// ACTIVEPRO
module ACTIVEPRO (
    input       RESET,
    input       SYS_CLOCK,                
    output reg  ACTIVE_DATA ,             
    output reg  ACTIVE_CLOCK,             
    input [511:0] ACTIVE_MESSAGE,         
    input [5:0] ACTIVE_CHANNEL,           
    input  ACTIVE_WR                      
    );
    reg [63:0][7:0] ACTIVE_MESSAGE_LATCHED; 
    reg [7:0] MESSAGE_LENGTH;
    reg [14:0] state;
    wire clockstate;
    wire [2:0] bitcount;
    wire [7:0] bytecount;
    assign clockstate = state[0];
    assign bitcount[2:0] = state[3:1];
    assign bytecount[7:0] = state[11:4];
    wire [7:0] FIRST_BYTE;
    assign FIRST_BYTE = 8'h7F;
    wire [7:0] SECOND_BYTE;
    assign SECOND_BYTE = (ACTIVE_CHANNEL & 8'h3F) | 8'h40;
    reg [7:0] clock_divider;
    reg [7:0] NEW_LENGTH;
    always @*
    begin
        NEW_LENGTH = 8'd66;
        for (int x = 63; x >= 1; x--)
            if (ACTIVE_MESSAGE[8*x +: 8] == 8'h0)
                NEW_LENGTH = x + 2;         
    end
    always @ (posedge SYS_CLOCK)
    begin
        if (RESET)
        begin
            state <= 0;
            ACTIVE_CLOCK <= 0;
            ACTIVE_DATA <= 0;
        end
        else
        begin
            if (state)
            begin
                state <= state + 1;
                if (clockstate == 1)    
                begin
                    ACTIVE_CLOCK <= 0;
                    if (bytecount == 0)
                        ACTIVE_DATA <= FIRST_BYTE[7-bitcount];
                    else if (bytecount == 1)
                        ACTIVE_DATA <= SECOND_BYTE[7-bitcount];
                    else
                        ACTIVE_DATA <= ACTIVE_MESSAGE_LATCHED[MESSAGE_LENGTH - bytecount - 1][7-bitcount];
                end
                else if (clockstate == 0)  ACTIVE_CLOCK <= 1;
                if (bytecount >= MESSAGE_LENGTH) state <= 0;
            end
            else         
            begin
                if (ACTIVE_WR) 
                begin
                    state <= 1;      
  ...
Size: roughly 1300 cells after synthesis.
==> flow/config.mk <==
export PLATFORM = sky130hd
export DESIGN_NAME = ACTIVEPRO
export DESIGN_NICKNAME = ACTIVEPRO
export VERILOG_FILES = /design/flow/design.v
export SDC_FILE = /design/flow/constraint.sdc
export NUM_CORES = 4
export LEC_CHECK = 0
export CAP_MARGIN = 20
export CORE_MARGIN = 2
export CORE_UTILIZATION = 62
export PLACE_DENSITY = 0.6
export SETUP_SLACK_MARGIN = 1.03
export SLEW_MARGIN = 20
export TNS_END_PERCENT = 5
==> flow/constraint.sdc <==
create_clock -name core_clock -period 3.43 [get_ports {SYS_CLOCK}]
set_input_delay 0.6860 -clock core_clock [delete_from_list [all_inputs] [get_ports {SYS_CLOCK}]]
set_output_delay 0.6860 -clock core_clock [all_outputs]
set_load 0.01 [all_outputs]
run.sh (not shown) runs the stock make flow with config.mk's settings and CLKGATE_MAP_FILE=.
The first run finished with timing, DRC and antenna clean.
==> next run, changes <==
--- a/flow/config.mk
+++ b/flow/config.mk
@@ -8,7 +8,7 @@
 export CAP_MARGIN = 20
 export CORE_MARGIN = 2
-export CORE_UTILIZATION = 62
+export CORE_UTILIZATION = 72
+export CTS_CLUSTER_DIAMETER = 67
 export PLACE_DENSITY = 0.6
-export SETUP_SLACK_MARGIN = 1.03
 export SLEW_MARGIN = 20
 export TNS_END_PERCENT = 5
- This time the run failed in 4_1_cts
- area after synthesis is unchanged
- synthesized cell count is unchanged
- die size decreases by 14%
==> next run, changes <==
--- a/flow/config.mk
+++ b/flow/config.mk
@@ -8,7 +8,6 @@
 export CAP_MARGIN = 20
 export CORE_MARGIN = 2
-export CORE_UTILIZATION = 72
-export CTS_CLUSTER_DIAMETER = 67
+export CORE_UTILIZATION = 57
+export CTS_CLUSTER_SIZE = 43
 export PLACE_DENSITY = 0.6
 export SLEW_MARGIN = 20
-export TNS_END_PERCENT = 5
==> flow/constraint.sdc (replaced) <==
create_clock -name core_clock -period 2.55 [get_ports {SYS_CLOCK}]
set_input_delay 0.5100 -clock core_clock [delete_from_list [all_inputs] [get_ports {SYS_CLOCK}]]
set_output_delay 0.5100 -clock core_clock [all_outputs]
set_load 0.01 [all_outputs]
The changed run reached the layout checks and failed them: setup timing. Synthesized cell count stays the same. Die size increases by about 26%. Synthesized area stays the same.
==> next run, changes <==
--- a/flow/config.mk
+++ b/flow/config.mk
@@ -7,7 +7,8 @@
 export LEC_CHECK = 0
 export CAP_MARGIN = 20
+export CELL_PAD_IN_SITES_GLOBAL_PLACEMENT = 2
 export CORE_MARGIN = 2
-export CORE_UTILIZATION = 57
-export CTS_CLUSTER_SIZE = 43
-export PLACE_DENSITY = 0.6
+export CORE_UTILIZATION = 50
+export MIN_ROUTING_LAYER = met2
+export PLACE_DENSITY_LB_ADDON = 0.04
 export SLEW_MARGIN = 20
==> flow/constraint.sdc (replaced) <==
create_clock -name core_clock -period 10.0 [get_ports {SYS_CLOCK}]
set_input_delay 2.0000 -clock core_clock [delete_from_list [all_inputs] [get_ports {SYS_CLOCK}]]
set_output_delay 2.0000 -clock core_clock [all_outputs]
set_load 0.01 [all_outputs]
The new run finished clean.
Non-clock buffer count decreases by 283.
Core utilization decreases by 16 points.
Register-to-register slack improved by 6.0 ns.
Power decreases by 75%.
No activity file was given, so power comes from the tool's default toggle rates.
